**flow/config.mk**
```make
export PLATFORM = sky130hd
export DESIGN_NAME = APB_top
export DESIGN_NICKNAME = APB_top
export VERILOG_FILES = /design/flow/design.v
export SDC_FILE = /design/flow/constraint.sdc
export NUM_CORES = 4
export LEC_CHECK = 0
export CAP_MARGIN = 30
export CORE_MARGIN = 2
export CORE_UTILIZATION = 72
export CTS_CLUSTER_DIAMETER = 90
export CTS_CLUSTER_SIZE = 27
export GPL_TIMING_DRIVEN = 1
export MAX_ROUTING_LAYER = met4
export MIN_ROUTING_LAYER = met1
export PLACE_DENSITY = 0.37
export SLEW_MARGIN = 40
export TNS_END_PERCENT = 30
```
**flow/constraint.sdc**
```tcl
create_clock -name core_clock -period 2.44 [get_ports {PCLK}]
set_input_delay 0.4880 -clock core_clock [delete_from_list [all_inputs] [get_ports {PCLK}]]
set_output_delay 0.4880 -clock core_clock [all_outputs]
set_load 0.01 [all_outputs]
```
**flow/design.v**
```verilog
module APB_master(input Transfer,               
                  input Wr_Rd,                  
                  input [4:0] Address,          
                  input [31:0] write_data,      
                  output reg [31:0] read_data,  
                  input PCLK,                   
                  input PRESETn,                
                  input PREADY,                 
                  input [31:0] PRDATA,          
                  input PSLVERR,                
                  output [4:0] PADDR,           
                  output PSELx,                 
                  output PENABLE,               
                  output PWRITE,                
                  output [31:0] PWDATA);        
    parameter IDLE = 2'b00, SETUP = 2'b01, ACCESS = 2'b10;
    (* fsm_encoding = "none" *) reg [1:0] ps;
    reg [1:0] ns;
    reg [4:0]  paddr_q;
    reg        pwrite_q;
    reg [31:0] pwdata_q;
    wire setup_open = PRESETn && Transfer && (ps == SETUP);
    always @(posedge PCLK) begin
        if (!PRESETn)
            ps <= IDLE;
        else
            ps <= ns;
    end
    always @(*) begin
        if (!PRESETn  || !Transfer)
            ns = IDLE;
        else
        begin
            case (ps)
                IDLE:    ns = SETUP;
                SETUP:   ns = PSLVERR ? IDLE : ACCESS;
                ACCESS:  ns = PSLVERR ? IDLE : (PREADY ? SETUP : ACCESS);
                default: ns = IDLE;
            endcase
        end
    end
    assign PSELx   = (ps == SETUP) || (ps == ACCESS);
    assign PENABLE = (ps == ACCESS);
    always @(posedge PCLK) begin
        if (setup_open) begin
            paddr_q  <= Address;
            pwrite_q <= Wr_Rd;
            if (Wr_Rd)
                pwdata_q <= write_data;
        end
    end
    assign PADDR  = setup_open ? Address : paddr_q;
    assign PWRITE = setup_open ? Wr_Rd   : pwrite_q;
    assign PWDATA = (setup_open && Wr_Rd) ? write_data : pwdata_q;
    always @(posedge PCLK) begin
        if (PRESETn && PSELx && PENABLE && PREADY && !PSLVERR && !PWRITE)
            read_data <= PRDATA;
    end
endmodule
module APB_slave(input PCLK,                
                 input PRESETn,             
                 input [4:0] PADDR,         
                 input PSELx,               
                 input PENABLE,             
                 input PWRITE,              
                 input [31:0]PWDATA,        
                 output PREADY,             
                 output [31:0] PRDATA,      
                 output PSLVERR);           
    reg [31:0] mem [0:31];  
    assign PREADY  = PRESETn && PSELx && PENABLE;
    assign PSLVERR = 1'b0;
    always @(posedge PCLK) begin
        if (PRESETn && PSELx && PENABLE && PWRITE)
            mem[PADDR] <= PWDATA;
    end
    assign PRDATA = mem[PADDR];
endmodule
module APB_top(input PCLK,
               input PRESETn,
               input Transfer,
               input Wr_Rd,
               input [4:0] Address,
               input [31:0] write_data,
               output [31:0] read_data);
    wire [4:0] PADDR;
    wire [31:0] PWDATA,PRDATA;
    wire PSELx,PENABLE,PWRITE,PREADY,PSLVERR;
    APB_master Design_master(Transfer,Wr_Rd,Address,write_data,read_data,PCLK,PRESETn,PREADY,PRDATA,PSLVERR,PADDR,PSELx,PENABLE,PWRITE,PWDATA);
    APB_slave Design_slave(PCLK,PRESETn,PADDR,PSELx,PENABLE,PWRITE,PWDATA,PREADY,PRDATA,PSLVERR);
endmodule
```
**flow/run.sh**
```bash
#!/bin/bash
# the make line also repeats each setting of config.mk as NAME=value (left out here)
make -C /OpenROAD-flow-scripts/flow DESIGN_CONFIG=/design/flow/config.mk WORK_HOME=/design/flow/orfs CLKGATE_MAP_FILE= finish
```
==> results.sh, run 1 <==
# yosys + openroad results
export IMPL_worstSetupEndpointType="flip-flop"
export IMPL_wl_met3_um=17200
export IMPL_clockBufferDepth=3
export IMPL_grt_max_degree=57
export IMPL_p_switching_uw=9920
export IMPL_tightestPinTransition_ns=0.606
export IMPL_dpl_instance_area_um2=46700
export IMPL_fin_skew_ns=0.0428
export IMPL_placedCellCount=3318
export IMPL_die_area_um2=59800
export IMPL_critical_path_top_delay_family="multiplexers"
export IMPL_coreArea_um2=57500
export IMPL_mux_area_share_pct=8.73
export IMPL_comb_power_uw=8170
export IMPL_final_min_clock_period_ns=2.59
export IMPL_ys_cells=2338
export IMPL_routabilityCongestion=0.868
export IMPL_syn_instance_count=2338
export IMPL_crit_chain="nand4b_4 -> mux2i_4 -> buf_12 -> buf_12 -> buf_16 -> buf_8 -> mux4_2 -> a22oi_2 -> nand4_1"
export IMPL_cts_tree="built"
export IMPL_drv_slew=0
export IMPL_critPathSlowestCell="mux4_2"
export IMPL_critPathLaunchType="flip-flop"
export IMPL_initCoreUtil_pct=72.5
export IMPL_setup_ws_ns=-0.148
export IMPL_fin_crit_sh_pct=106
export IMPL_irDropWorstVdd_mv=0.943
export IMPL_ant_nets=0
export IMPL_antenna_found_initial=0
export IMPL_most_common_cell="edfxtp_1"
export IMPL_cts_max_level=2
export IMPL_worstSetupPathType="reg2reg"
export IMPL_grt_pass1_vias=24000
export IMPL_rr_worst_depth=9
export IMPL_cpMostUsedCell="buf_12"
export IMPL_ys_chip_area_um2=41700
export IMPL_top_area_share_pct=78.4
export IMPL_worstSkewPairLatency_ns=0.64
export IMPL_wire_per_inst_um=34.2
export IMPL_ys_sh_xor_pct=0
export IMPL_synth_async_reset_ratio_pct=0
export IMPL_hpwl_um=65900
export IMPL_fmax_mhz=386
export IMPL_syn_area_um2=41700
export IMPL_critPathMaxFanout=6
export IMPL_nets=2683
export IMPL_totalWireLength_um=117000
export IMPL_syn2layout_area_growth_pct=17.8
export IMPL_power_leakage_uw=0.0158
export IMPL_path_buffers=4
export IMPL_intPower_uw=27900
export IMPL_ys_sh_simple_pct=5.82
export IMPL_power_leader="registers"
export IMPL_drc=0
export IMPL_p_seq_share_pct=54.5
export IMPL_top_area_cell="edfxtp_1"
export IMPL_synth_flop_count=1096
export IMPL_edf_count=1088
export IMPL_grtUsageTotal_pct=40.0
export IMPL_hold_path_class="in2reg"
export IMPL_overflow=0
export IMPL_hold_violations=0
export IMPL_yosys_most_used_dff="edfxtp_1"
export IMPL_syn_num_nets=2379
export IMPL_reg2reg_from="Design_master.ps[1]"
export IMPL_slew_headroom_pct=59.6
export IMPL_cts_buffers=46
export IMPL_fa_ha_area_share_pct=0
export IMPL_synth_logic_top_family="multiplexers"
export IMPL_io_pins=73
export IMPL_fin_area_um2=49100
export IMPL_p_seq_uw=20600
export IMPL_status="finished with violations"
export IMPL_worstPathRequired_ns=2.80
export IMPL_worstHoldStart="Transfer"
export IMPL_rows=88
export IMPL_grt_setup_unrepaired="yes"
export IMPL_yosys_warnings=2
export IMPL_critPathLaunch="Design_master.ps[1]"
export IMPL_die_w_um=245
export IMPL_hold_path_depth=3
export IMPL_critPathMaxStageDelay_ns=0.51
export IMPL_vias=24500
export IMPL_top_layer="met4"
export IMPL_seq_area_frac_synth_pct=78.8
export IMPL_p_clk_share_pct=23.9
export IMPL_r2r_slack_ns=-0.15
export IMPL_hold_path_end="Design_master.ps[0]"
export IMPL_m1WireLength_um=38100
export IMPL_synth_cell_type_count=24
export IMPL_violations="negative setup slack"
export IMPL_grt_pass1_wl_um=162000
export IMPL_aoi_share_pct=5.00
export IMPL_tool_warnings=32
export IMPL_total_power_uw=37900
export IMPL_finalSetupViolations=48
export IMPL_first_pass_iters=6
export IMPL_pg_clk_uw=9050
export IMPL_cts_sink_count=1096
export IMPL_combPwrFrac_pct=21.6
export IMPL_drt_iter0_markers=4106
export IMPL_swShare_pct=26.2
export IMPL_finalNonFillerCells=3425
export IMPL_r2r_end="Design_master.read_data[23]"
export IMPL_power_density_nw_per_um2=772
export IMPL_syn_area_per_cell_um2=17.8
export IMPL_die_h_um=245
export IMPL_common_cells="edfxtp_1, nand2_1, a21oi_1"
export IMPL_path_depth=9
export IMPL_area_leaders="edfxtp_1, mux4_2, nand2_1, a21oi_1, a22oi_1"
export IMPL_portBuffers=72
export IMPL_cap_violations=0
export IMPL_clk_pin_slew_worst_paths_ns=0.10
export IMPL_crit_arrival_ns=2.95
export IMPL_wl_met2_um=55600
export IMPL_endpoint="Design_master.read_data[23]"
export IMPL_cts_root_buf="clkbuf_16"
export IMPL_antenna_cells=0
export IMPL_viasPerCell=7.16
-- stage by stage --
step | setup WS, ns | TNS, ns | util, % | hold WS, ns
after floorplan | -0.708 | -554.28 | - | 0.447
after global placement | -0.687 | -654.96 | 81.3 | 0.484
after detailed placement | -0.782 | -750.94 | 81.3 | 0.498
after CTS | -0.0709 | -0.616 | 84.0 | 0.269
after global routing | -0.192 | -6.60 | 85.4 | 0.288
final | -0.148 | -1.70 | 85.4 | 0.298
-- final cells by class --
cell class,instances,area (um2)
Multi-Input combinational cell,1102,8810
Fill cell,2446,8410
Timing Repair Buffer,390,5170
Sequential cell,1096,32800
Tap cell,765,957
Inverter,6,38.8
Clock buffer,63,1240
Clock inverter,3,23.8
-- per-layer routing --
| layer | vias to the layer above | global-route usage [%] |
|---|---|---|
| li1 | 9802 | - |
| met1 | 12200 | 55.0 |
| met2 | 2145 | 60.9 |
| met3 | 383 | 7.40 |
| met4 | 0 | 16.3 |
| met5 | - | - |
-- what timing repair did --
action,4_1_cts,5_1_grt
cloned,2,8
setup buffers,3,28
setup endpoints to repair,92,471
pin swaps,13,25
resized,44,85
hold buffers,0,0
==> run 2, diff against run 1 <==
CAP_MARGIN = 20   (was 30)
CELL_PAD_IN_SITES_DETAIL_PLACEMENT = 0   (was not set)
CORE_ASPECT_RATIO = 1.03   (was not set)
CORE_UTILIZATION = 40   (was 72)
CTS_CLUSTER_DIAMETER = not set   (was 90)
CTS_CLUSTER_SIZE = 57   (was 27)
GPL_ROUTABILITY_DRIVEN = 0   (was not set)
GPL_TIMING_DRIVEN = not set   (was 1)
MIN_ROUTING_LAYER = met2   (was met1)
PLACE_DENSITY = not set   (was 0.37)
PLACE_DENSITY_LB_ADDON = 0.04   (was not set)
SLEW_MARGIN = 20   (was 40)
TNS_END_PERCENT = 80   (was 30)
clock period = 3.69 ns   (was 2.44 ns; I/O delays follow)
==> run 2 against run 1 <==
Compared with the run above: now clean on timing, DRC and antenna; first-iteration DRC count is 13% higher; area after synthesis did not move; design area rose by 1.2%; sequential share of layout area decreased by 0.79 points.
==> results.sh, run 2 <==
# yosys + openroad results
export IMPL_status="finished clean"
export IMPL_ys_chip_area_um2=41700
export IMPL_synth_cell_type_count=24
export IMPL_irDropWorstVdd_mv=0.415
export IMPL_swShare_pct=26.1
export IMPL_area_leaders="edfxtp_1, mux4_2, nand2_1, a21oi_1, a22oi_1"
export IMPL_final_min_clock_period_ns=3.07
export IMPL_first_pass_iters=9
export IMPL_cts_root_buf="clkbuf_16"
export IMPL_power_leader="registers"
export IMPL_final_util_pct=47.9
export IMPL_slew_headroom_pct=56.0
export IMPL_critPathMaxStageDelay_ns=0.51
export IMPL_reg2reg_from="Design_master.ps[1]"
export IMPL_initCoreUtil_pct=40.2
export IMPL_mux_area_share_pct=8.73
export IMPL_drv_slew=0
export IMPL_portBuffers=72
export IMPL_most_common_cell="edfxtp_1"
export IMPL_cts_max_level=3
export IMPL_die_w_um=322
export IMPL_coreArea_um2=104000
export IMPL_top_area_share_pct=78.4
export IMPL_drt_iter0_markers=4631
export IMPL_syn_instance_count=2338
export IMPL_syn2layout_area_growth_pct=19.2
export IMPL_syn_num_nets=2379
export IMPL_critPathLaunchType="input pin"
export IMPL_ant_nets=0
export IMPL_synth_logic_top_family="multiplexers"
export IMPL_die_h_um=332
export IMPL_yosys_most_used_dff="edfxtp_1"
export IMPL_r2r_end="Design_master.read_data[28]"
export IMPL_grtUsageTotal_pct=36.2
export IMPL_worstSkewPairLatency_ns=0.74
export IMPL_hold_violations=0
export IMPL_pg_clk_uw=11300
export IMPL_drc=0
export IMPL_ys_sh_simple_pct=5.82
export IMPL_power_density_nw_per_um2=594
export IMPL_cts_buffers=116
export IMPL_syn_area_um2=41700
export IMPL_combPwrFrac_pct=15.1
export IMPL_top_area_cell="edfxtp_1"
export IMPL_fa_ha_area_share_pct=0
export IMPL_grt_pass1_vias=32900
export IMPL_endpoint="Design_master.read_data[28]"
export IMPL_comb_power_uw=4460
export IMPL_cpMostUsedCell="buf_4"
export IMPL_intPower_uw=21800
export IMPL_hold_path_class="reg2reg"
export IMPL_worstSetupEndpointType="flip-flop"
export IMPL_grt_setup_unrepaired="no"
export IMPL_hold_path_end="Design_master.pwrite_q"
export IMPL_grt_max_degree=60
export IMPL_dp_slack_ns=0.0625
export IMPL_critPathSlowestCell="clkdlybuf4s50_1"
export IMPL_ys_sh_xor_pct=0
export IMPL_cts_tree="built"
export IMPL_synth_flop_count=1096
export IMPL_m1WireLength_um=0
export IMPL_post_cts_buffers=0
export IMPL_critPathLaunch="PRESETn"
export IMPL_ys_cells=2338
export IMPL_vias=29100
export IMPL_grt_pass1_wl_um=177000
export IMPL_worstHoldStart="Design_master.pwrite_q"
export IMPL_worstSetupPathType="in2reg"
export IMPL_aoi_share_pct=5.00
export IMPL_whs_ns=0.487
export IMPL_critPathMaxFanout=12
export IMPL_worstPathRequired_ns=4.23
export IMPL_hold_buffers=0
export IMPL_fin_skew_ns=0.0420
export IMPL_rows=120
export IMPL_path_buffers=4
export IMPL_path_depth=10
export IMPL_p_seq_share_pct=46.4
export IMPL_wl_met3_um=55200
export IMPL_hold_path_depth=2
export IMPL_antenna_found_initial=1
export IMPL_edf_count=1088
export IMPL_p_seq_uw=13700
export IMPL_rr_worst_depth=9
export IMPL_tool_warnings=27
export IMPL_critical_path_top_delay_family="buffers and inverters"
export IMPL_cts_resized_gates=0
export IMPL_crit_arrival_ns=3.62
export IMPL_io_pins=73
export IMPL_p_clk_share_pct=38.5
export IMPL_cap_violations=0
export IMPL_clk_pin_slew_worst_paths_ns=0.06
export IMPL_nets=2591
export IMPL_seq_area_frac_synth_pct=78.8
export IMPL_fin_area_um2=49600
export IMPL_finalSetupViolations=0
export IMPL_wl_met2_um=63600
export IMPL_viasPerCell=7.29
export IMPL_wire_per_inst_um=31.4
export IMPL_crit_chain="clkdlybuf4s50_1 -> nand4b_4 -> buf_4 -> mux2i_4 -> inv_2 -> nor3_2 -> buf_4 -> and2_1 -> a21oi_1 -> nand4_1"
export IMPL_synth_async_reset_ratio_pct=0
export IMPL_clockBufferDepth=3
export IMPL_dpl_instance_area_um2=46000
export IMPL_syn_area_per_cell_um2=17.8
export IMPL_overflow=0
export IMPL_yosys_warnings=2
export IMPL_cts_sink_count=1096
export IMPL_fmax_mhz=326
export IMPL_totalWireLength_um=125000
export IMPL_power_leakage_uw=0.0158
export IMPL_tightestPinTransition_ns=0.660
export IMPL_setup_ws_ns=0.619
export IMPL_p_switching_uw=7700
export IMPL_r2r_slack_ns=0.80
export IMPL_die_area_um2=107000
export IMPL_top_layer="met4"
export IMPL_fin_crit_sh_pct=83.2
export IMPL_hpwl_um=67400
export IMPL_common_cells="edfxtp_1, nand2_1, a21oi_1"
export IMPL_total_power_uw=29500
-- run 2: metrics by stage --
stage | cells | setup TNS [ns]
floorplan | 2338 | -158.27
global placement | 3774 | 0
detailed placement | 3774 | 0
CTS | 3986 | 0
global route | 3991 | 0
finish | 3994 | 0
-- run 2: final cells by class --
type / count / area, um2
Sequential cell: 1096 / 32800
Antenna cell: 8 / 20.0
Tap cell: 1342 / 1680
Timing Repair Buffer: 228 / 3020
Multi-Input combinational cell: 1102 / 8460
Inverter: 6 / 30.0
Fill cell: 8733 / 54000
Clock buffer: 146 / 3100
Clock inverter: 66 / 503
-- run 2: layer usage --
layer	up-vias	GRT usage, %
met5	-	-
met1	9870	-
met2	8950	41.0
met4	0	5.34
li1	9663	-
met3	617	48.7
==> run 3, diff against run 2 <==
CAP_MARGIN = 30   (was 20)
CELL_PAD_IN_SITES_DETAIL_PLACEMENT = not set   (was 0)
CORE_ASPECT_RATIO = not set   (was 1.03)
CORE_UTILIZATION = 70   (was 40)
CTS_CLUSTER_SIZE = 27   (was 57)
GPL_ROUTABILITY_DRIVEN = not set   (was 0)
GPL_TIMING_DRIVEN = 1   (was not set)
MIN_ROUTING_LAYER = met1   (was met2)
PLACE_DENSITY_LB_ADDON = not set   (was 0.04)
SLEW_MARGIN = 40   (was 20)
TNS_END_PERCENT = 30   (was 80)
clock period = 3.01 ns   (was 3.69 ns; I/O delays follow)
==> run 3 against run 2 <==
Compared with the run above: still clean; via count is 15% lower; synthesized cell count stayed put; sequential share of layout area is 0.38 points lower; clock power grew about 10%; worst setup slack got worse by 0.42 ns; die area decreased by 42%; critical path depth rose by 2; largest cell class unchanged; largest power group unchanged.
==> results.sh, run 3 <==
# yosys + openroad results
export IMPL_overflow=0
export IMPL_grt_pass1_vias=24500
export IMPL_antenna_found_initial=1
export IMPL_fin_setup_tns_ns=0
export IMPL_syn_instance_count=2338
export IMPL_top_area_cell="edfxtp_1"
export IMPL_fa_ha_area_share_pct=0
export IMPL_cts_buffers=102
export IMPL_yosys_most_used_dff="edfxtp_1"
export IMPL_comb_power_uw=5860
export IMPL_finalSetupViolations=0
export IMPL_syn_area_per_cell_um2=17.8
export IMPL_grt_setup_unrepaired="no"
export IMPL_routabilityCongestion=0.856
export IMPL_totalWireLength_um=115000
export IMPL_worstSetupPathType="in2reg"
export IMPL_syn2layout_area_growth_pct=19.9
export IMPL_most_common_cell="edfxtp_1"
export IMPL_syn_area_um2=41700
export IMPL_cts_tree="built"
export IMPL_fin_area_um2=49900
export IMPL_critPathMaxFanout=29
export IMPL_setup_ws_ns=0.195
export IMPL_wire_per_inst_um=32.8
export IMPL_endpoint="Design_master.read_data[23]"
export IMPL_pg_clk_uw=12900
export IMPL_nets=2700
export IMPL_r2r_end="Design_master.read_data[23]"
export IMPL_aoi_share_pct=5.00
export IMPL_hold_path_depth=1
export IMPL_synth_flop_count=1096
export IMPL_synth_cell_type_count=24
export IMPL_tightestPinTransition_ns=0.615
export IMPL_status="finished clean"
export IMPL_critPathSlowestCell="clkdlybuf4s50_1"
export IMPL_common_cells="edfxtp_1, nand2_1, a21oi_1"
export IMPL_worstHoldStart="write_data[2]"
export IMPL_cts_sink_count=1096
export IMPL_ys_sh_xor_pct=0
export IMPL_slew_headroom_pct=59.0
export IMPL_power_leakage_uw=0.0164
export IMPL_final_min_clock_period_ns=2.81
export IMPL_combPwrFrac_pct=16.5
export IMPL_edf_count=1088
export IMPL_crit_arrival_ns=3.20
export IMPL_syn_num_nets=2379
export IMPL_hpwl_um=65800
export IMPL_swShare_pct=25.0
export IMPL_hold_path_class="in2reg"
export IMPL_p_seq_share_pct=47.2
export IMPL_io_pins=73
export IMPL_grtUsageTotal_pct=39.8
export IMPL_drv_slew=0
export IMPL_p_clk_share_pct=36.3
export IMPL_cap_violations=0
export IMPL_fin_skew_ns=0.0286
export IMPL_cts_resized_gates=0
export IMPL_yosys_warnings=2
export IMPL_intPower_uw=26600
export IMPL_critPathLaunchType="input pin"
export IMPL_hold_violations=0
export IMPL_critPathMaxStageDelay_ns=0.53
export IMPL_critPathLaunch="Transfer"
export IMPL_synth_logic_top_family="multiplexers"
export IMPL_worstSkewPairLatency_ns=0.67
export IMPL_area_leaders="edfxtp_1, mux4_2, nand2_1, a21oi_1, a22oi_1"
export IMPL_top_area_share_pct=78.4
export IMPL_hold_path_end="Design_master.pwdata_q[2]"
export IMPL_crit_chain="clkdlybuf4s50_1 -> nand4b_4 -> mux2i_4 -> buf_12 -> buf_12 -> inv_8 -> buf_12 -> nand2_1 -> nand3_1 -> a22oi_1 -> buf_4 -> nand4_1"
export IMPL_die_h_um=248
export IMPL_seq_area_frac_synth_pct=78.8
export IMPL_clockBufferDepth=3
export IMPL_path_buffers=6
export IMPL_cts_root_buf="clkbuf_16"
export IMPL_rr_worst_depth=11
export IMPL_finalNonFillerCells=3514
export IMPL_p_switching_uw=8860
export IMPL_viasPerCell=7.02
export IMPL_die_area_um2=61500
export IMPL_power_leader="registers"
export IMPL_worstSetupEndpointType="flip-flop"
export IMPL_clk_pin_slew_worst_paths_ns=0.06
export IMPL_die_w_um=248
export IMPL_portBuffers=72
export IMPL_cts_max_level=3
export IMPL_dp_slack_ns=-0.421
export IMPL_reg2reg_from="Design_master.ps[1]"
export IMPL_dpl_instance_area_um2=46600
export IMPL_first_pass_iters=6
export IMPL_ys_sh_simple_pct=5.82
export IMPL_coreArea_um2=58900
export IMPL_r2r_slack_ns=0.21
export IMPL_post_cts_buffers=0
export IMPL_drc=0
export IMPL_worstPathRequired_ns=3.40
export IMPL_drt_iter0_markers=3517
export IMPL_tool_warnings=30
export IMPL_synth_async_reset_ratio_pct=0
export IMPL_irDropWorstVdd_mv=0.639
export IMPL_ys_cells=2338
export IMPL_hold_buffers=0
export IMPL_rows=89
export IMPL_ys_chip_area_um2=41700
export IMPL_grt_pass1_wl_um=165000
export IMPL_placedCellCount=3328
export IMPL_power_density_nw_per_um2=711
export IMPL_fin_crit_sh_pct=93.5
export IMPL_cpMostUsedCell="buf_12"
export IMPL_mux_area_share_pct=8.73
export IMPL_ant_nets=0
export IMPL_vias=24700
export IMPL_path_depth=12
export IMPL_critical_path_top_delay_family="buffers and inverters"
export IMPL_fmax_mhz=355
export IMPL_p_seq_uw=16800
export IMPL_grt_max_degree=55
export IMPL_initCoreUtil_pct=70.7
==> run 3: layout make-up <==
cell class / count / area, um2
Antenna cell: 1 / 2.50
Clock buffer: 133 / 2710
Clock inverter: 52 / 586
Fill cell: 2557 / 8980
Inverter: 6 / 30.0
Multi-Input combinational cell: 1102 / 8450
Sequential cell: 1096 / 32800
Tap cell: 773 / 967
Timing Repair Buffer: 351 / 4350
==> run 3: metal layers <==
metal	global-route usage [%]	wire, um	share of wire, %
met5	-	0	0
met4	16.9	5560	4.8
met3	7.36	15300	13
met2	59.8	54600	47
met1	54.9	40000	35
==> run 3: stage by stage <==
| stage | utilization (%) | hold WS, ns | power, uW |
|---|---|---|---|
| 3_3_place_gp | 79.2 | 0.463 | 22600 |
| 5_1_grt | 84.8 | 0.505 | 36300 |
| 6_report | 84.8 | 0.506 | 35500 |
| 2_1_floorplan | - | 0.436 | 20400 |
| 3_5_place_dp | 79.2 | 0.468 | 22800 |
| 4_1_cts | 84.8 | 0.486 | 35400 |
==> run 4, diff against run 3 <==
ABC_AREA = 0   (was not set)
CAP_MARGIN = 20   (was 30)
CELL_PAD_IN_SITES_GLOBAL_PLACEMENT = 1   (was not set)
CORE_ASPECT_RATIO = 1.17   (was not set)
CORE_MARGIN = 8   (was 2)
CORE_UTILIZATION = 65   (was 70)
CTS_CLUSTER_SIZE = not set   (was 27)
GPL_TIMING_DRIVEN = 0   (was 1)
MAX_ROUTING_LAYER = not set   (was met4)
MIN_ROUTING_LAYER = not set   (was met1)
PLACE_DENSITY_LB_ADDON = 0.23   (was not set)
SLEW_MARGIN = 20   (was 40)
TNS_END_PERCENT = 85   (was 30)
clock period = 2.97 ns   (was 3.01 ns; I/O delays follow)
==> run 4 against run 3 <==
Compared with the run above: the layout now fails its checks (negative setup slack); worst setup slack lost 0.29 ns; critical path depth fell by 3; sequential power barely moved; design area decreased by 0.62%; routed wire length up 11%; clock power hardly changed; final cell count rose by 0.60%; non-clock buffer count decreased by 25; first-iteration DRC count grew 16%.
==> results.sh, run 4 <==
# yosys + openroad results
export IMPL_status="finished with violations"
export IMPL_violations="negative setup slack"
export IMPL_worstHoldStart="Transfer"
export IMPL_fin_crit_sh_pct=103
export IMPL_io_pins=73
export IMPL_most_common_cell="edfxtp_1"
export IMPL_rr_worst_depth=9
export IMPL_ant_nets=0
export IMPL_path_depth=9
export IMPL_cts_root_buf="clkbuf_16"
export IMPL_synth_cell_type_count=24
export IMPL_fin_skew_ns=0.0311
export IMPL_hold_buffers=0
export IMPL_slew_headroom_pct=38.0
export IMPL_rows=100
export IMPL_power_leakage_uw=0.0161
export IMPL_cts_sink_count=1096
export IMPL_critPathLaunchType="flip-flop"
export IMPL_swShare_pct=27.9
export IMPL_grt_pass1_vias=25600
export IMPL_power_density_nw_per_um2=734
export IMPL_ys_sh_xor_pct=0
export IMPL_syn_num_nets=2379
export IMPL_critPathMaxStageDelay_ns=0.51
export IMPL_worstSkewPairLatency_ns=0.67
export IMPL_critical_path_top_delay_family="buffers and inverters"
export IMPL_yosys_most_used_dff="edfxtp_1"
export IMPL_grt_setup_unrepaired="yes"
export IMPL_clockBufferDepth=3
export IMPL_irDropWorstVdd_mv=0.641
export IMPL_worstSetupEndpointType="flip-flop"
export IMPL_endpoint="Design_master.read_data[2]"
export IMPL_die_w_um=250
export IMPL_setup_ws_ns=-0.0954
export IMPL_edf_count=1088
export IMPL_whs_ns=0.239
export IMPL_critPathMaxFanout=10
export IMPL_mi_logic_area_um2=8590
export IMPL_syn_area_um2=41700
export IMPL_path_buffers=3
export IMPL_top_area_share_pct=78.4
export IMPL_drc=0
export IMPL_overflow=0
export IMPL_hold_path_depth=3
export IMPL_nets=2675
export IMPL_totalWireLength_um=128000
export IMPL_die_area_um2=72500
export IMPL_cts_buffers=102
export IMPL_common_cells="edfxtp_1, nand2_1, a21oi_1"
export IMPL_mux_area_share_pct=8.73
export IMPL_antenna_found_initial=4
export IMPL_coreArea_um2=63600
export IMPL_syn2layout_area_growth_pct=19.1
export IMPL_r2r_slack_ns=-0.1
export IMPL_hold_violations=0
export IMPL_synth_logic_top_family="multiplexers"
export IMPL_worstPathRequired_ns=3.34
export IMPL_hold_path_class="in2reg"
export IMPL_n_fill_cell=3294
export IMPL_reg2reg_from="Design_master.ps[1]"
export IMPL_area_leaders="edfxtp_1, mux4_2, nand2_1, a21oi_1, a22oi_1"
export IMPL_portBuffers=72
export IMPL_comb_power_uw=6410
export IMPL_ys_sh_simple_pct=5.82
export IMPL_fmax_mhz=326
export IMPL_p_seq_uw=17000
export IMPL_grt_pass1_wl_um=178000
export IMPL_syn_instance_count=2338
export IMPL_cts_tree="built"
export IMPL_crit_chain="nand4b_4 -> buf_12 -> mux2i_4 -> inv_2 -> nand3_1 -> buf_2 -> a21oi_1 -> a22oi_1 -> nand4_1"
export IMPL_ys_cells=2338
export IMPL_viasPerCell=7.15
export IMPL_drt_iter0_markers=4080
export IMPL_tightestPinTransition_ns=0.930
export IMPL_clk_pin_slew_worst_paths_ns=0.07
export IMPL_final_min_clock_period_ns=3.07
export IMPL_finalSetupViolations=26
export IMPL_cap_violations=0
export IMPL_critPathLaunch="Design_master.ps[1]"
export IMPL_final_util_pct=78.1
export IMPL_tool_warnings=30
export IMPL_seq_area_frac_synth_pct=78.8
export IMPL_combPwrFrac_pct=17.6
export IMPL_grt_max_degree=33
export IMPL_top_area_cell="edfxtp_1"
export IMPL_cts_max_level=3
export IMPL_drv_slew=0
export IMPL_p_switching_uw=10100
export IMPL_ys_chip_area_um2=41700
export IMPL_power_leader="registers"
export IMPL_intPower_uw=26300
export IMPL_crit_arrival_ns=3.44
export IMPL_synth_async_reset_ratio_pct=0
export IMPL_total_power_uw=36400
export IMPL_pg_clk_uw=13000
export IMPL_p_seq_share_pct=46.6
export IMPL_seq_area_um2=32800
export IMPL_yosys_warnings=2
export IMPL_wire_per_inst_um=36.3
export IMPL_aoi_share_pct=5.00
export IMPL_worstSetupPathType="reg2reg"
export IMPL_initCoreUtil_pct=65.5
export IMPL_critPathSlowestCell="mux2i_4"
export IMPL_dp_slack_ns=-2.00
export IMPL_grtUsageTotal_pct=34.6
export IMPL_p_clk_share_pct=35.8
export IMPL_fa_ha_area_share_pct=0
export IMPL_syn_area_per_cell_um2=17.8
export IMPL_vias=25300
export IMPL_hold_path_end="Design_master.ps[0]"
export IMPL_routabilityCongestion=0.876
export IMPL_synth_flop_count=1096
export IMPL_r2r_end="Design_master.read_data[2]"
export IMPL_first_pass_iters=6
export IMPL_die_h_um=290
export IMPL_hpwl_um=76500
run 4: final cells by class:
class                           count  area share, %
Inverter                            6         0.0454
Antenna cell                        1        0.00504
Clock buffer                      126           5.45
Buffer                            134           1.91
Tap cell                          816           2.06
Sequential cell                  1096           66.2
Multi-Input combinational cell   1102           17.3
Timing Repair Buffer              192           5.94
Clock inverter                     62           1.10
run 4: per-layer routing:
metal | global-route usage [%] | vias to the layer above | part of all wire (%)
li1 | - | 9850 | -
met2 | 54.0 | 2331 | 46
met1 | 43.1 | 12500 | 32
met5 | 0 | - | 0.025
met4 | 20.2 | 6 | 7.4
met3 | 10.6 | 583 | 14
run 4: per-stage QoR:
step / cells / area [um2] / TNS (ns)
2_1_floorplan: 2338 / 41800 / -214.19
3_3_place_gp: 3226 / 43600 / -3071.18
3_5_place_dp: 3281 / 45000 / -2298.93
4_1_cts: 3524 / 49300 / -0.00205
5_1_grt: 3534 / 49600 / -0.567
6_report: 3535 / 49600 / -0.736
run 4: what timing repair did:
item | 4_1_cts | 5_1_grt
gates cloned | 0 | 1
pin swaps | 35 | 7
setup buffers | 55 | 8
endpoints found under the hold margin | 0 | 0
gates resized | 104 | 65
endpoints found under the setup margin | 1289 | 874
==> run 5, diff against run 4 <==
ABC_AREA = 1   (was 0)
CELL_PAD_IN_SITES_GLOBAL_PLACEMENT = not set   (was 1)
CORE_ASPECT_RATIO = not set   (was 1.17)
CORE_MARGIN = 2   (was 8)
CORE_UTILIZATION = 72   (was 65)
CTS_CLUSTER_SIZE = 75   (was not set)
GPL_TIMING_DRIVEN = not set   (was 0)
PLACE_DENSITY = 0.65   (was not set)
PLACE_DENSITY_LB_ADDON = not set   (was 0.23)
SETUP_SLACK_MARGIN = 0.15   (was not set)
TNS_END_PERCENT = not set   (was 85)
clock period = 2.19 ns   (was 2.97 ns; I/O delays follow)
==> run 5 against run 4 <==
Compared with the run above: the layout still fails its checks (negative setup slack); die area shrank 9.7%; utilization grew 12 points; global-route usage increased by 10 points; area after synthesis up 9.7%; register-to-register slack worse by 0.26 ns; first-iteration DRC count increased by 69%; clock power rose by 38%.
==> results.sh, run 5 <==
# yosys + openroad results
export IMPL_status="finished with violations"
export IMPL_violations="negative setup slack"
export IMPL_r2r_slack_ns=-0.36
export IMPL_critPathMaxFanout=22
export IMPL_clk_pin_slew_worst_paths_ns=0.07
export IMPL_dp_slack_ns=-0.944
export IMPL_fa_ha_area_share_pct=0
export IMPL_finalSetupViolations=2044
export IMPL_io_pins=73
export IMPL_tightestPinTransition_ns=0.531
export IMPL_critPathLaunch="Design_master.ps[0]"
export IMPL_die_area_um2=65500
export IMPL_fmax_mhz=392
export IMPL_top_area_share_pct=71.5
export IMPL_grt_setup_unrepaired="yes"
export IMPL_irDropWorstVdd_mv=1.31
export IMPL_hold_violations=0
export IMPL_fin_setup_tns_ns=-260.37
export IMPL_vias=37000
export IMPL_p_seq_share_pct=44.5
export IMPL_edf_count=1088
export IMPL_grt_pass1_wl_um=214000
export IMPL_hold_path_end="Design_master.pwdata_q[15]"
export IMPL_hpwl_um=79700
export IMPL_wire_per_inst_um=28.4
export IMPL_synth_logic_top_family="simple AND/OR/NAND/NOR gates"
export IMPL_final_util_pct=89.7
export IMPL_worstHoldStart="write_data[15]"
export IMPL_ant_nets=0
export IMPL_portBuffers=72
export IMPL_p_clk_share_pct=34.8
export IMPL_synth_async_reset_ratio_pct=0
export IMPL_dpl_instance_area_um2=51300
export IMPL_synth_flop_count=1096
export IMPL_cap_violations=0
export IMPL_setup_ws_ns=-0.358
export IMPL_most_common_cell="nand2_1"
export IMPL_synth_cell_type_count=20
export IMPL_crit_arrival_ns=2.90
export IMPL_cts_root_buf="clkbuf_16"
export IMPL_swShare_pct=29.0
export IMPL_slew_headroom_pct=64.5
export IMPL_hold_buffers=0
export IMPL_die_w_um=256
export IMPL_r2r_end="Design_slave.mem[4][20]"
export IMPL_p_seq_uw=23000
export IMPL_first_pass_iters=10
export IMPL_power_leakage_uw=0.0232
export IMPL_drv_slew=0
export IMPL_worstSkewPairLatency_ns=0.71
export IMPL_power_leader="registers"
export IMPL_pg_clk_uw=18000
export IMPL_tool_warnings=33
export IMPL_worstSetupPathType="reg2reg"
export IMPL_clockBufferDepth=3
export IMPL_worstPathRequired_ns=2.55
export IMPL_rows=92
export IMPL_syn_instance_count=4311
export IMPL_ys_sh_simple_pct=25.4
export IMPL_worstSetupEndpointType="flip-flop"
export IMPL_rr_worst_depth=13
export IMPL_syn2layout_area_growth_pct=23.5
export IMPL_area_leaders="edfxtp_1, nand2_1, nand3_1, buf_2, nor2_1"
export IMPL_coreArea_um2=62900
export IMPL_cts_sink_count=1096
export IMPL_hold_path_class="in2reg"
export IMPL_endpoint="Design_slave.mem[4][20]"
export IMPL_critical_path_top_delay_family="buffers and inverters"
export IMPL_critPathSlowestCell="dfxtp_2"
export IMPL_path_depth=13
export IMPL_top_area_cell="edfxtp_1"
export IMPL_final_min_clock_period_ns=2.55
export IMPL_power_density_nw_per_um2=917
export IMPL_cts_tree="built"
export IMPL_seq_area_frac_synth_pct=71.9
export IMPL_syn_area_per_cell_um2=10.6
export IMPL_yosys_most_used_dff="edfxtp_1"
export IMPL_cts_buffers=103
export IMPL_antenna_found_initial=2
export IMPL_overflow=0
export IMPL_syn_num_nets=4352
export IMPL_combPwrFrac_pct=20.8
export IMPL_initCoreUtil_pct=72.7
export IMPL_fin_area_um2=56400
export IMPL_common_cells="nand2_1, edfxtp_1, nand3_1"
export IMPL_grt_max_degree=73
export IMPL_grt_pass1_vias=35900
export IMPL_mux_area_share_pct=0
export IMPL_critPathLaunchType="flip-flop"
export IMPL_fin_skew_ns=0.0520
export IMPL_syn_area_um2=45700
export IMPL_intPower_uw=36700
export IMPL_drt_iter0_markers=6892
export IMPL_hold_path_depth=1
export IMPL_cts_max_level=3
export IMPL_comb_power_uw=10700
export IMPL_die_h_um=256
export IMPL_yosys_warnings=2
export IMPL_routabilityCongestion=0.908
export IMPL_viasPerCell=6.62
export IMPL_fin_crit_sh_pct=116
export IMPL_ys_chip_area_um2=45700
export IMPL_crit_chain="inv_2 -> nor2_4 -> buf_12 -> buf_4 -> buf_6 -> nand3_4 -> nand2_8 -> buf_12 -> buf_4 -> nand3_4 -> buf_6 -> nor2_4 -> buf_12"
export IMPL_totalWireLength_um=159000
export IMPL_ys_cells=4311
export IMPL_grtUsageTotal_pct=44.9
export IMPL_critPathMaxStageDelay_ns=0.35
export IMPL_ys_sh_xor_pct=0
export IMPL_aoi_share_pct=0.0603
export IMPL_p_switching_uw=15000
export IMPL_reg2reg_from="Design_master.ps[0]"
export IMPL_nets=4704
export IMPL_path_buffers=8
export IMPL_cpMostUsedCell="buf_12"
export IMPL_drc=0
## run 5: through the flow
step	hold WS [ns]	instances	power, uW
6_report	0.330	5593	51700
5_1_grt	0.338	5592	52800
4_1_cts	0.336	5546	50100
3_5_place_dp	0.532	5318	32200
3_3_place_gp	0.532	5318	32000
2_1_floorplan	0.483	4311	28800
## run 5: area by class of cell
class                           instances  area [um2]
Inverter                               23         131
Clock buffer                          121        2730
Clock inverter                         67         572
Timing Repair Buffer                  486        6790
Multi-Input combinational cell       2953       12300
Antenna cell                            1        2.50
Sequential cell                      1096       32800
Fill cell                            2492        6460
Tap cell                              846        1060
## run 5: per-layer routing
layer | global-route usage [%] | vias up | wire [um]
li1 | - | 15000 | -
met1 | 54.9 | 16900 | 46700
met2 | 70.7 | 3905 | 69900
met3 | 12.0 | 1195 | 27500
met4 | 30.7 | 2 | 15000
met5 | 0.658 | - | 17
## run 5: what timing repair did
action / in CTS / in global routing
gates cloned: 13 / 18
setup endpoints to repair: 1754 / 2112
pin swaps: 13 / 36
buffers inserted: 27 / 28
resized: 54 / 85
==> run 6, diff against run 5 <==
ABC_AREA = not set   (was 1)
CORE_UTILIZATION = 70   (was 72)
CTS_CLUSTER_SIZE = 33   (was 75)
PLACE_DENSITY = not set   (was 0.65)
SETUP_SLACK_MARGIN = not set   (was 0.15)
clock period = 2.25 ns   (was 2.19 ns; I/O delays follow)
==> run 6 against run 5 <==
Compared with the run above: the flow now stops in 4_1_cts; area after synthesis shrank 8.8%; die area shrank 6.1%; synthesized cell count shrank 46%.
==> results.sh, run 6 <==
# physical design summary
export IMPL_die_w_um=248
export IMPL_area_leaders="edfxtp_1, mux4_2, nand2_1, a21oi_1, a22oi_1"
export IMPL_syn_area_per_cell_um2=17.8
export IMPL_mux_area_share_pct=8.73
export IMPL_synth_logic_top_family="multiplexers"
export IMPL_syn_num_nets=2379
export IMPL_error_message="[ERROR DPL-0033] detailed placement checks failed during check placement."
export IMPL_rows=89
export IMPL_ys_chip_area_um2=41700
export IMPL_edf_count=1088
export IMPL_aoi_share_pct=5.00
export IMPL_die_h_um=248
export IMPL_top_area_share_pct=78.4
export IMPL_syn_area_um2=41700
export IMPL_yosys_warnings=2
export IMPL_fa_ha_area_share_pct=0
export IMPL_common_cells="edfxtp_1, nand2_1, a21oi_1"
export IMPL_hpwl_um=64300
export IMPL_status="aborted with a tool error"
export IMPL_io_pins=73
export IMPL_seq_area_frac_synth_pct=78.8
export IMPL_coreArea_um2=58900
export IMPL_ys_sh_xor_pct=0
export IMPL_top_area_cell="edfxtp_1"
export IMPL_dpl_instance_area_um2=47000
export IMPL_synth_flop_count=1096
export IMPL_initCoreUtil_pct=70.7
export IMPL_synth_async_reset_ratio_pct=0
export IMPL_yosys_most_used_dff="edfxtp_1"
export IMPL_routabilityCongestion=0.852
export IMPL_die_area_um2=61500
export IMPL_synth_cell_type_count=24
export IMPL_ys_cells=2338
export IMPL_most_common_cell="edfxtp_1"
export IMPL_portBuffers=72
export IMPL_ys_sh_simple_pct=5.82
export IMPL_stop_stage="4_1_cts"
export IMPL_syn_instance_count=2338
run 6: metrics by stage:
stage          instances  setup slack, ns  util (%)  total power (uW)  setup TNS [ns]
2_1_floorplan       2338           -0.860         -             27400         -715.17
3_3_place_gp        3338           -0.935      79.7             30300         -893.98
3_5_place_dp        3338            -1.00      79.7             30500         -959.27
==> run 7, diff against run 6 <==
CORE_UTILIZATION = 72   (was 70)
CTS_CLUSTER_DIAMETER = 94   (was not set)
CTS_CLUSTER_SIZE = 37   (was 33)
PLACE_DENSITY = 0.37   (was not set)
SETUP_SLACK_MARGIN = 0.69   (was not set)
clock period = 2.61 ns   (was 2.25 ns; I/O delays follow)
==> run 7 against run 6 <==
Compared with the run above: the run fails in 5_1_grt; synthesized cell count is the same; die area shrank 2.7%; area after synthesis is the same.
==> results.sh, run 7 <==
# physical design summary
export IMPL_cts_max_level=2
export IMPL_synth_async_reset_ratio_pct=0
export IMPL_cts_sink_count=1096
export IMPL_status="aborted with a tool error"
export IMPL_die_h_um=245
export IMPL_die_w_um=245
export IMPL_syn_instance_count=2338
export IMPL_aoi_share_pct=5.00
export IMPL_rows=88
export IMPL_top_area_share_pct=78.4
export IMPL_fa_ha_area_share_pct=0
export IMPL_syn_area_per_cell_um2=17.8
export IMPL_ys_sh_simple_pct=5.82
export IMPL_initCoreUtil_pct=72.5
export IMPL_synth_cell_type_count=24
export IMPL_stop_stage="5_1_grt"
export IMPL_clockBufferDepth=3
export IMPL_error_message="[ERROR DPL-0033] detailed placement checks failed during check placement."
export IMPL_synth_logic_top_family="multiplexers"
export IMPL_mux_area_share_pct=8.73
export IMPL_yosys_most_used_dff="edfxtp_1"
export IMPL_die_area_um2=59800
export IMPL_edf_count=1088
export IMPL_hpwl_um=63100
export IMPL_ys_cells=2338
export IMPL_placedCellCount=3299
export IMPL_syn_num_nets=2379
export IMPL_io_pins=73
export IMPL_cts_root_buf="clkbuf_16"
export IMPL_cts_buffers=36
export IMPL_yosys_warnings=2
export IMPL_hold_buffers=0
export IMPL_ys_sh_xor_pct=0
export IMPL_area_leaders="edfxtp_1, mux4_2, nand2_1, a21oi_1, a22oi_1"
export IMPL_top_area_cell="edfxtp_1"
export IMPL_ys_chip_area_um2=41700
export IMPL_coreArea_um2=57500
export IMPL_portBuffers=72
export IMPL_synth_flop_count=1096
export IMPL_common_cells="edfxtp_1, nand2_1, a21oi_1"
export IMPL_seq_area_frac_synth_pct=78.8
export IMPL_most_common_cell="edfxtp_1"
export IMPL_routabilityCongestion=0.864
export IMPL_syn_area_um2=41700
## run 7: timing repair
action,in CTS
gates resized,83
endpoints found under the hold margin,0
cloned,16
endpoints found under the setup margin,2144
pin swaps,22
buffers inserted,45
## run 7: stage by stage
| stage | utilization, % | TNS [ns] | total power, uW | setup WS (ns) | area, um2 |
|---|---|---|---|---|---|
| floorplan | - | -99.64 | 23600 | -0.118 | 42000 |
| global placement | 81.1 | -572.89 | 25900 | -0.654 | 46600 |
| detailed placement | 81.1 | -655.66 | 26100 | -0.745 | 46600 |
| CTS | 85.0 | 0 | 34100 | 0.0633 | 48900 |
==> run 8, diff against run 7 <==
CTS_CLUSTER_DIAMETER = not set   (was 94)
CTS_CLUSTER_SIZE = 36   (was 37)
PLACE_DENSITY = not set   (was 0.37)
SETUP_SLACK_MARGIN = -0.23   (was 0.69)
clock period = 2.34 ns   (was 2.61 ns; I/O delays follow)
==> run 8 against run 7 <==
Compared with the run above: now fails the layout checks on negative setup slack; die area stayed put; area after synthesis stayed put; synthesized cell count stayed put.
==> results.sh, run 8 <==
# yosys + openroad results
export IMPL_p_seq_share_pct=43.9
export IMPL_comb_power_uw=9790
export IMPL_syn2layout_area_growth_pct=24.7
export IMPL_synth_flop_count=1096
export IMPL_path_depth=8
export IMPL_cap_violations=0
export IMPL_critPathSlowestCell="mux4_2"
export IMPL_critPathLaunch="Design_master.ps[1]"
export IMPL_drv_slew=0
export IMPL_rows=88
export IMPL_endpoint="Design_master.read_data[2]"
export IMPL_mux_area_share_pct=8.73
export IMPL_syn_area_per_cell_um2=17.8
export IMPL_path_buffers=3
export IMPL_ys_cells=2338
export IMPL_power_density_nw_per_um2=944
export IMPL_violations="negative setup slack"
export IMPL_synth_async_reset_ratio_pct=0
export IMPL_cts_sink_count=1096
export IMPL_busiest_layer="met2"
export IMPL_clk_pin_slew_worst_paths_ns=0.07
export IMPL_drt_iter0_markers=5449
export IMPL_syn_instance_count=2338
export IMPL_tightestPinTransition_ns=0.618
export IMPL_fa_ha_area_share_pct=0
export IMPL_grt_pass1_vias=26700
export IMPL_swShare_pct=27.2
export IMPL_intPower_uw=35700
export IMPL_grt_use_met2_pct=69.5
export IMPL_critical_path_top_delay_family="multiplexers"
export IMPL_worstSetupPathType="reg2reg"
export IMPL_synth_logic_top_family="multiplexers"
export IMPL_grt_max_degree=38
export IMPL_ys_sh_simple_pct=5.82
export IMPL_viasPerCell=7.67
export IMPL_hold_path_class="in2reg"
export IMPL_tool_warnings=32
export IMPL_synth_cell_type_count=24
export IMPL_grt_setup_unrepaired="yes"
export IMPL_slew_headroom_pct=58.8
export IMPL_vias=27400
export IMPL_status="finished with violations"
export IMPL_ant_nets=0
export IMPL_most_common_cell="edfxtp_1"
export IMPL_top_area_cell="edfxtp_1"
export IMPL_overflow=0
export IMPL_portBuffers=72
export IMPL_fin_skew_ns=0.0362
export IMPL_common_cells="edfxtp_1, nand2_1, a21oi_1"
export IMPL_clockBufferDepth=3
export IMPL_top_area_share_pct=78.4
export IMPL_grtUsageMet3_pct=10.2
export IMPL_totalWireLength_um=143000
export IMPL_crit_chain="nand4b_4 -> mux2i_4 -> buf_12 -> buf_16 -> bufbuf_16 -> mux4_2 -> a22oi_2 -> nand4_1"
export IMPL_first_pass_iters=6
export IMPL_r2r_slack_ns=-0.52
export IMPL_pg_clk_uw=17700
export IMPL_area_leaders="edfxtp_1, mux4_2, nand2_1, a21oi_1, a22oi_1"
export IMPL_io_pins=73
export IMPL_cts_max_level=3
export IMPL_crit_arrival_ns=3.25
export IMPL_worstHoldStart="write_data[26]"
export IMPL_syn_area_um2=41700
export IMPL_reg2reg_from="Design_master.ps[1]"
export IMPL_grtUsageTotal_pct=43.8
export IMPL_yosys_warnings=2
export IMPL_hold_violations=0
export IMPL_worstPathRequired_ns=2.74
export IMPL_aoi_share_pct=5.00
export IMPL_grt_pass1_wl_um=182000
export IMPL_p_switching_uw=13400
export IMPL_die_w_um=245
export IMPL_cts_root_buf="clkbuf_16"
export IMPL_critPathMaxFanout=18
export IMPL_antenna_found_initial=1
export IMPL_worstSkewPairLatency_ns=0.69
export IMPL_r2r_end="Design_master.read_data[2]"
export IMPL_finalSetupViolations=1049
export IMPL_cts_tree="built"
export IMPL_fin_setup_tns_ns=-215.49
export IMPL_whs_ns=0.387
export IMPL_hpwl_um=65200
export IMPL_edf_count=1088
export IMPL_ys_chip_area_um2=41700
export IMPL_initCoreUtil_pct=72.5
export IMPL_power_leakage_uw=0.0172
export IMPL_wire_per_inst_um=40.0
export IMPL_rr_worst_depth=8
export IMPL_worstSetupEndpointType="flip-flop"
export IMPL_irDropWorstVdd_mv=0.862
export IMPL_fmax_mhz=350
export IMPL_hold_path_depth=1
export IMPL_drc=0
export IMPL_critPathMaxStageDelay_ns=0.57
export IMPL_yosys_most_used_dff="edfxtp_1"
export IMPL_seq_area_frac_synth_pct=78.8
export IMPL_die_h_um=245
export IMPL_critPathLaunchType="flip-flop"
export IMPL_die_area_um2=59800
export IMPL_final_min_clock_period_ns=2.86
export IMPL_nets=2772
export IMPL_ys_sh_xor_pct=0
export IMPL_combPwrFrac_pct=20.0
export IMPL_p_seq_uw=21500
export IMPL_syn_num_nets=2379
export IMPL_use_met1_pct=57.3
export IMPL_hold_path_end="Design_master.pwdata_q[26]"
export IMPL_fin_crit_sh_pct=122
export IMPL_setup_ws_ns=-0.515
export IMPL_power_leader="registers"
export IMPL_coreArea_um2=57500
export IMPL_p_clk_share_pct=36.1
export IMPL_cts_buffers=102
export IMPL_routabilityCongestion=0.854
[run 8: layout make-up]
cell class / instances / area, um2
fill: 1844 / 5540
clock buffer: 121 / 2680
multi-input combinational: 1103 / 8960
tap: 765 / 957
clock inverter: 63 / 707
sequential: 1096 / 32800
antenna: 2 / 5.00
inverter: 6 / 35.0
timing repair buffer: 422 / 5770
[run 8: layer usage]
layer  part of all wire [%]  wire, um
met1                     29     40900
met2                     47     66700
met3                     16     23500
met4                    8.5     12100
met5                      0         0
[run 8: metrics by stage]
step	power, uW	cell area [um2]	instances	util [%]	setup WS [ns]
floorplan	26300	41900	2338	-	-0.788
global placement	28900	46700	3317	81.2	-0.954
detailed placement	29200	46700	3317	81.2	-1.14
CTS	46700	50700	3521	88.2	-0.279
global route	49500	51900	3576	90.4	-0.550
finish	49000	51900	3578	90.4	-0.515
[run 8: what timing repair did]
item,4_1_cts,5_1_grt
hold buffers,0,0
gates resized,51,108
setup buffers,15,56
gates cloned,9,19
hold endpoints to repair,0,0
pin swaps,11,52
endpoints found under the setup margin,52,267
==> run 9, diff against run 8 <==
CAP_MARGIN = 30   (was 20)
CORE_UTILIZATION = 68   (was 72)
CTS_CLUSTER_SIZE = 27   (was 36)
GPL_TIMING_DRIVEN = 1   (was not set)
MAX_ROUTING_LAYER = met4   (was not set)
MIN_ROUTING_LAYER = met1   (was not set)
SETUP_SLACK_MARGIN = not set   (was -0.23)
SLEW_MARGIN = 40   (was 20)
TNS_END_PERCENT = 30   (was not set)
clock period = 2.19 ns   (was 2.34 ns; I/O delays follow)
==> run 9 against run 8 <==
Compared with the run above: the flow now stops in 5_1_grt; area after synthesis unchanged; synthesized cell count unchanged; die area up 5.8%.
==> results.sh, run 9 <==
# physical design summary
export IMPL_status="aborted with a tool error"
export IMPL_stop_stage="5_1_grt"
export IMPL_error_message="[ERROR DPL-0033] detailed placement checks failed during check placement."
export IMPL_ys_sh_xor_pct=0
export IMPL_synth_cell_type_count=24
export IMPL_synth_flop_count=1096
export IMPL_initCoreUtil_pct=68.9
export IMPL_die_h_um=251
export IMPL_hpwl_um=65600
export IMPL_cts_sink_count=1096
export IMPL_yosys_most_used_dff="edfxtp_1"
export IMPL_most_common_cell="edfxtp_1"
export IMPL_common_cells="edfxtp_1, nand2_1, a21oi_1"
export IMPL_seq_area_frac_synth_pct=78.8
export IMPL_syn_area_um2=41700
export IMPL_cts_max_level=3
export IMPL_rows=90
export IMPL_top_area_cell="edfxtp_1"
export IMPL_edf_count=1088
export IMPL_top_area_share_pct=78.4
export IMPL_die_area_um2=63200
export IMPL_io_pins=73
export IMPL_syn_area_per_cell_um2=17.8
export IMPL_mux_area_share_pct=8.73
export IMPL_synth_async_reset_ratio_pct=0
export IMPL_die_w_um=251
export IMPL_ys_cells=2338
export IMPL_cts_buffers=104
export IMPL_aoi_share_pct=5.00
export IMPL_routabilityCongestion=0.856
export IMPL_coreArea_um2=60500
export IMPL_cts_root_buf="clkbuf_16"
export IMPL_ys_chip_area_um2=41700
export IMPL_fa_ha_area_share_pct=0
export IMPL_portBuffers=72
export IMPL_syn_num_nets=2379
export IMPL_yosys_warnings=2
export IMPL_ys_sh_simple_pct=5.82
export IMPL_area_leaders="edfxtp_1, mux4_2, nand2_1, a21oi_1, a22oi_1"
export IMPL_hold_buffers=0
export IMPL_dpl_instance_area_um2=47100
export IMPL_clockBufferDepth=3
export IMPL_synth_logic_top_family="multiplexers"
export IMPL_syn_instance_count=2338
[run 9: through the flow]
step	setup slack [ns]	std cells	hold WS [ns]
4_1_cts	-0.290	3696	0.325
3_5_place_dp	-1.10	3356	0.494
3_3_place_gp	-1.01	3356	0.490
2_1_floorplan	-0.908	2338	0.447
[run 9: what timing repair did]
action,in CTS
endpoints found under the hold margin,0
pin swaps,76
gates cloned,44
setup buffers,112
resized,249
endpoints found under the setup margin,1136
==> run 10, diff against run 9 <==
ABC_AREA = 1   (was not set)
CAP_MARGIN = 20   (was 30)
CORE_UTILIZATION = 72   (was 68)
CTS_CLUSTER_SIZE = 76   (was 27)
GPL_TIMING_DRIVEN = not set   (was 1)
MAX_ROUTING_LAYER = not set   (was met4)
MIN_ROUTING_LAYER = not set   (was met1)
PLACE_DENSITY = 0.38   (was not set)
SETUP_SLACK_MARGIN = 0.29   (was not set)
SLEW_MARGIN = 20   (was 40)
TNS_END_PERCENT = not set   (was 30)
==> run 10 against run 9 <==
Compared with the run above: the layout now fails its checks (negative setup slack); die area grew 3.5%; area after synthesis grew 9.7%; synthesized cell count grew 84%.
==> results.sh, run 10 <==
# yosys + openroad results
export IMPL_grt_setup_unrepaired="yes"
export IMPL_endpoint="Design_master.read_data[21]"
export IMPL_critPathLaunchType="flip-flop"
export IMPL_ant_nets=0
export IMPL_grt_pass1_wl_um=206000
export IMPL_grt_max_degree=115
export IMPL_seq_area_frac_synth_pct=71.9
export IMPL_cts_max_level=3
export IMPL_yosys_most_used_dff="edfxtp_1"
export IMPL_fin_skew_ns=0.0260
export IMPL_drc=0
export IMPL_hpwl_um=77900
export IMPL_mux_area_share_pct=0
export IMPL_rr_worst_depth=18
export IMPL_top_layer="met5"
export IMPL_fin_area_um2=56400
export IMPL_hold_path_depth=1
export IMPL_rows=92
export IMPL_worstHoldStart="write_data[5]"
export IMPL_worstSetupEndpointType="flip-flop"
export IMPL_hold_path_end="Design_master.pwdata_q[5]"
export IMPL_cts_sink_count=1096
export IMPL_status="finished with violations"
export IMPL_synth_async_reset_ratio_pct=0
export IMPL_antenna_found_initial=6
export IMPL_syn2layout_area_growth_pct=23.6
export IMPL_routabilityCongestion=0.886
export IMPL_setup_ws_ns=-0.320
export IMPL_worstPathRequired_ns=2.61
export IMPL_clk_pin_slew_worst_paths_ns=0.06
export IMPL_comb_power_uw=10900
export IMPL_totalWireLength_um=157000
export IMPL_crit_chain="inv_2 -> nor2_4 -> buf_12 -> nand2_8 -> buf_12 -> nand2_8 -> nand2_8 -> buf_6 -> clkbuf_16 -> buf_16 -> nand2_1 -> nand2_1 -> nand2_1 -> nand2_1 -> nand2_1 -> nand2_1 -> nor2_1 -> nand2_1"
export IMPL_hold_buffers=0
export IMPL_drv_slew=0
export IMPL_yosys_warnings=2
export IMPL_p_seq_uw=23000
export IMPL_fmax_mhz=398
export IMPL_tightestPinTransition_ns=0.585
export IMPL_synth_logic_top_family="simple AND/OR/NAND/NOR gates"
export IMPL_coreArea_um2=62900
export IMPL_power_density_nw_per_um2=922
export IMPL_m1WireLength_um=46900
export IMPL_area_leaders="edfxtp_1, nand2_1, nand3_1, buf_2, nor2_1"
export IMPL_p_clk_share_pct=34.8
export IMPL_syn_num_nets=4352
export IMPL_total_power_uw=52000
export IMPL_ys_sh_xor_pct=0
export IMPL_clockBufferDepth=3
export IMPL_syn_area_per_cell_um2=10.6
export IMPL_dpl_instance_area_um2=51000
export IMPL_critPathMaxFanout=14
export IMPL_critPathMaxStageDelay_ns=0.33
export IMPL_die_h_um=256
export IMPL_first_pass_iters=7
export IMPL_p_seq_share_pct=44.2
export IMPL_vias=36700
export IMPL_hold_violations=0
export IMPL_wire_per_inst_um=28.3
export IMPL_cts_buffers=105
export IMPL_ys_chip_area_um2=45700
export IMPL_irDropWorstVdd_mv=1.23
export IMPL_intPower_uw=36900
export IMPL_common_cells="nand2_1, edfxtp_1, nand3_1"
export IMPL_path_depth=18
export IMPL_violations="negative setup slack"
export IMPL_cpMostUsedCell="nand2_1"
export IMPL_critPathSlowestCell="dfxtp_2"
export IMPL_critPathLaunch="Design_master.ps[0]"
export IMPL_overflow=0
export IMPL_top_area_cell="edfxtp_1"
export IMPL_slew_headroom_pct=61.0
export IMPL_final_min_clock_period_ns=2.51
export IMPL_edf_count=1088
export IMPL_pg_clk_uw=18100
export IMPL_aoi_share_pct=0.0603
export IMPL_reg2reg_from="Design_master.ps[0]"
export IMPL_ys_sh_simple_pct=25.4
export IMPL_cts_tree="built"
export IMPL_syn_area_um2=45700
export IMPL_portBuffers=72
export IMPL_ys_cells=4311
export IMPL_nets=4656
export IMPL_r2r_end="Design_master.read_data[21]"
export IMPL_power_leader="registers"
export IMPL_viasPerCell=6.62
export IMPL_initCoreUtil_pct=72.7
export IMPL_fa_ha_area_share_pct=0
export IMPL_swShare_pct=29.1
export IMPL_synth_flop_count=1096
export IMPL_syn_instance_count=4311
export IMPL_worstSetupPathType="reg2reg"
export IMPL_r2r_slack_ns=-0.32
export IMPL_hold_path_class="in2reg"
export IMPL_dp_slack_ns=-0.818
export IMPL_worstSkewPairLatency_ns=0.69
export IMPL_power_leakage_uw=0.0231
export IMPL_grtUsageTotal_pct=42.8
export IMPL_drt_iter0_markers=6880
export IMPL_io_pins=73
export IMPL_whs_ns=0.340
export IMPL_path_buffers=6
export IMPL_die_w_um=256
export IMPL_fin_crit_sh_pct=115
export IMPL_critical_path_top_delay_family="simple AND/OR/NAND/NOR gates"
export IMPL_crit_arrival_ns=2.93
export IMPL_cts_root_buf="clkbuf_16"
export IMPL_tool_warnings=33
export IMPL_die_area_um2=65500
export IMPL_wl_met3_um=26400
export IMPL_synth_cell_type_count=20
export IMPL_combPwrFrac_pct=21.0
export IMPL_most_common_cell="nand2_1"
export IMPL_cap_violations=0
export IMPL_top_area_share_pct=71.5
export IMPL_p_switching_uw=15100
export IMPL_grt_pass1_vias=34500
export IMPL_finalSetupViolations=1526
export IMPL_wl_met2_um=70300
[run 10: layer usage]
layer  up-vias  global-route usage (%)
met5         -                       0
met4         2                    27.3
met1     16900                    56.4
met2      3802                    66.8
li1      15000                       -
met3      1040                    8.19
[run 10: area by class of cell]
type,instances,area (um2)
Antenna cell,3,7.51
Clock buffer,141,2860
Clock inverter,50,473
Fill cell,2456,6410
Inverter,23,139
Multi-Input combinational cell,2954,12400
Sequential cell,1096,32800
Tap cell,846,1060
Timing Repair Buffer,434,6640
Timing Repair inverter,1,11.3
[run 10: through the flow]
step	instances	util, %	setup TNS [ns]
final	5548	89.8	-151.19
after global routing	5545	89.8	-253.81
after CTS	5489	87.5	-43.67
after detailed placement	5262	81.1	-1199.19
after global placement	5262	81.1	-1111.25
after floorplan	4311	-	-162.44
[run 10: repair_timing]
item / CTS / global route
gates resized: 37 / 126
buffers inserted: 25 / 23
setup endpoints to repair: 2125 / 2125
pin swaps: 12 / 40
endpoints found under the hold margin: 0 / 0
cloned: 11 / 33
==> run 11, diff against run 10 <==
ABC_AREA = not set   (was 1)
CAP_MARGIN = 30   (was 20)
CELL_PAD_IN_SITES_DETAIL_PLACEMENT = 1   (was not set)
CELL_PAD_IN_SITES_GLOBAL_PLACEMENT = 2   (was not set)
CORE_MARGIN = 7   (was 2)
CORE_UTILIZATION = 55   (was 72)
CTS_CLUSTER_SIZE = 73   (was 76)
GPL_ROUTABILITY_DRIVEN = 1   (was not set)
GPL_TIMING_DRIVEN = 1   (was not set)
HOLD_SLACK_MARGIN = -0.06   (was not set)
MAX_ROUTING_LAYER = met5   (was not set)
MIN_ROUTING_LAYER = met1   (was not set)
PLACE_DENSITY = not set   (was 0.38)
PLACE_DENSITY_LB_ADDON = 0.11   (was not set)
SETUP_SLACK_MARGIN = -0.04   (was 0.29)
SLEW_MARGIN = 40   (was 20)
TNS_END_PERCENT = 30   (was not set)
clock period = 2.84 ns   (was 2.19 ns; I/O delays follow)
==> run 11 against run 10 <==
Compared with the run above: now clean on timing, DRC and antenna; synthesized cell count decreased by 46%; via count decreased by 32%; hold slack improved by 0.14 ns; clock skew about the same; clock-buffer cell count decreased by 12; sequential power decreased by 23%.
==> results.sh, run 11 <==
# yosys + openroad results
export IMPL_hold_buffers=0
export IMPL_syn_num_nets=2379
export IMPL_totalWireLength_um=133000
export IMPL_cts_buffers=109
export IMPL_worstSetupEndpointType="flip-flop"
export IMPL_fa_ha_area_share_pct=0
export IMPL_grt_max_degree=39
export IMPL_worstPathRequired_ns=3.23
export IMPL_path_depth=8
export IMPL_antenna_found_initial=1
export IMPL_dpl_instance_area_um2=47200
export IMPL_synth_async_reset_ratio_pct=0
export IMPL_grt_pass1_vias=26600
export IMPL_finalNonFillerCells=3755
export IMPL_syn_instance_count=2338
export IMPL_endpoint="Design_master.read_data[3]"
export IMPL_critPathSlowestCell="dfxtp_1"
export IMPL_tightestPinTransition_ns=0.606
export IMPL_syn_area_um2=41700
export IMPL_rows=100
export IMPL_fin_crit_sh_pct=98.4
export IMPL_swShare_pct=25.3
export IMPL_most_common_cell="edfxtp_1"
export IMPL_die_h_um=289
export IMPL_power_density_nw_per_um2=783
export IMPL_wire_per_inst_um=35.6
export IMPL_slew_headroom_pct=59.6
export IMPL_die_area_um2=83600
export IMPL_r2r_end="Design_master.read_data[3]"
export IMPL_cpMostUsedCell="buf_4"
export IMPL_yosys_warnings=2
export IMPL_ys_chip_area_um2=41700
export IMPL_fmax_mhz=358
export IMPL_fin_area_um2=51100
export IMPL_first_pass_iters=5
export IMPL_die_w_um=289
export IMPL_ys_cells=2338
export IMPL_power_leakage_uw=0.0168
export IMPL_cts_tree="built"
export IMPL_antenna_cells=0
export IMPL_worstHoldStart="write_data[14]"
export IMPL_synth_cell_type_count=24
export IMPL_viasPerCell=6.65
export IMPL_grtUsageTotal_pct=32.2
export IMPL_edf_count=1088
export IMPL_grt_pass1_wl_um=191000
export IMPL_fin_skew_ns=0.0259
export IMPL_critPathMaxFanout=18
export IMPL_final_util_pct=68.3
export IMPL_routabilityCongestion=0.819
export IMPL_seq_area_frac_synth_pct=78.8
export IMPL_critPathMaxStageDelay_ns=0.47
export IMPL_hold_path_class="in2reg"
export IMPL_io_pins=73
export IMPL_critPathLaunch="Design_master.ps[0]"
export IMPL_aoi_share_pct=5.00
export IMPL_p_seq_share_pct=44.4
export IMPL_area_leaders="edfxtp_1, mux4_2, nand2_1, a21oi_1, a22oi_1"
export IMPL_crit_arrival_ns=3.18
export IMPL_hold_path_end="Design_master.pwdata_q[14]"
export IMPL_ant_nets=0
export IMPL_ys_sh_simple_pct=5.82
export IMPL_finalSetupViolations=0
export IMPL_critical_path_top_delay_family="multiplexers"
export IMPL_p_clk_share_pct=38.8
export IMPL_power_leader="registers"
export IMPL_overflow=0
export IMPL_portBuffers=72
export IMPL_wl_met3_um=11700
export IMPL_m1WireLength_um=49400
export IMPL_top_area_cell="edfxtp_1"
export IMPL_cts_sink_count=1096
export IMPL_placedCellCount=3552
export IMPL_irDropWorstVdd_mv=0.603
export IMPL_path_buffers=3
export IMPL_syn2layout_area_growth_pct=22.6
export IMPL_pg_clk_uw=15500
export IMPL_p_switching_uw=10100
export IMPL_mux_area_share_pct=8.73
export IMPL_top_layer="met4"
export IMPL_final_min_clock_period_ns=2.79
export IMPL_status="finished clean"
export IMPL_crit_chain="nand4b_4 -> buf_4 -> mux2_8 -> buf_12 -> buf_4 -> mux4_2 -> a22oi_1 -> nand4_1"
export IMPL_comb_power_uw=6690
export IMPL_drt_iter0_markers=3118
export IMPL_yosys_most_used_dff="edfxtp_1"
export IMPL_cts_resized_gates=0
export IMPL_ys_sh_xor_pct=0
export IMPL_clockBufferDepth=3
export IMPL_total_power_uw=40000
export IMPL_rr_worst_depth=8
export IMPL_combPwrFrac_pct=16.7
export IMPL_hpwl_um=79500
export IMPL_vias=25000
export IMPL_post_cts_buffers=0
export IMPL_drc=0
export IMPL_hold_violations=0
export IMPL_top_area_share_pct=78.4
export IMPL_wl_met2_um=66200
export IMPL_r2r_slack_ns=0.05
export IMPL_intPower_uw=29800
export IMPL_syn_area_per_cell_um2=17.8
export IMPL_synth_logic_top_family="multiplexers"
export IMPL_coreArea_um2=74700
export IMPL_nets=2735
export IMPL_drv_slew=0
export IMPL_synth_flop_count=1096
export IMPL_worstSkewPairLatency_ns=0.67
export IMPL_cap_violations=0
export IMPL_clk_pin_slew_worst_paths_ns=0.06
export IMPL_critPathLaunchType="flip-flop"
export IMPL_hold_path_depth=1
export IMPL_initCoreUtil_pct=55.8
export IMPL_worstSetupPathType="reg2reg"
export IMPL_cts_root_buf="clkbuf_16"
export IMPL_cts_max_level=3
export IMPL_reg2reg_from="Design_master.ps[0]"
export IMPL_tool_warnings=28
export IMPL_common_cells="edfxtp_1, nand2_1, a21oi_1"
export IMPL_p_seq_uw=17800
## run 11: layout make-up
cell class                      instances  area [um2]
Clock buffer                          129        2850
Clock inverter                         74         963
Fill cell                            6144       23600
Inverter                                6        30.0
Multi-Input combinational cell       1102        8460
Sequential cell                      1096       32800
Tap cell                              969        1210
Timing Repair Buffer                  379        4710
## run 11: metrics by stage
step	TNS (ns)	hold WS, ns	setup WS (ns)
floorplan	-320.69	0.447	-0.405
global placement	-295.98	0.502	-0.481
CTS	0	0.454	0.0687
detailed placement	-364.18	0.503	-0.540
finish	0	0.483	0.0458
global route	-0.0293	0.479	-0.0164
## run 11: per-layer routing
metal  GRT usage, %  vias to the layer above
met2           53.9                     1449
li1               -                     9981
met5              0                        -
met1           42.1                    13200
met3           5.76                      369
met4           13.2                        0
No activity file was given, so power comes from the tool's default toggle rates.
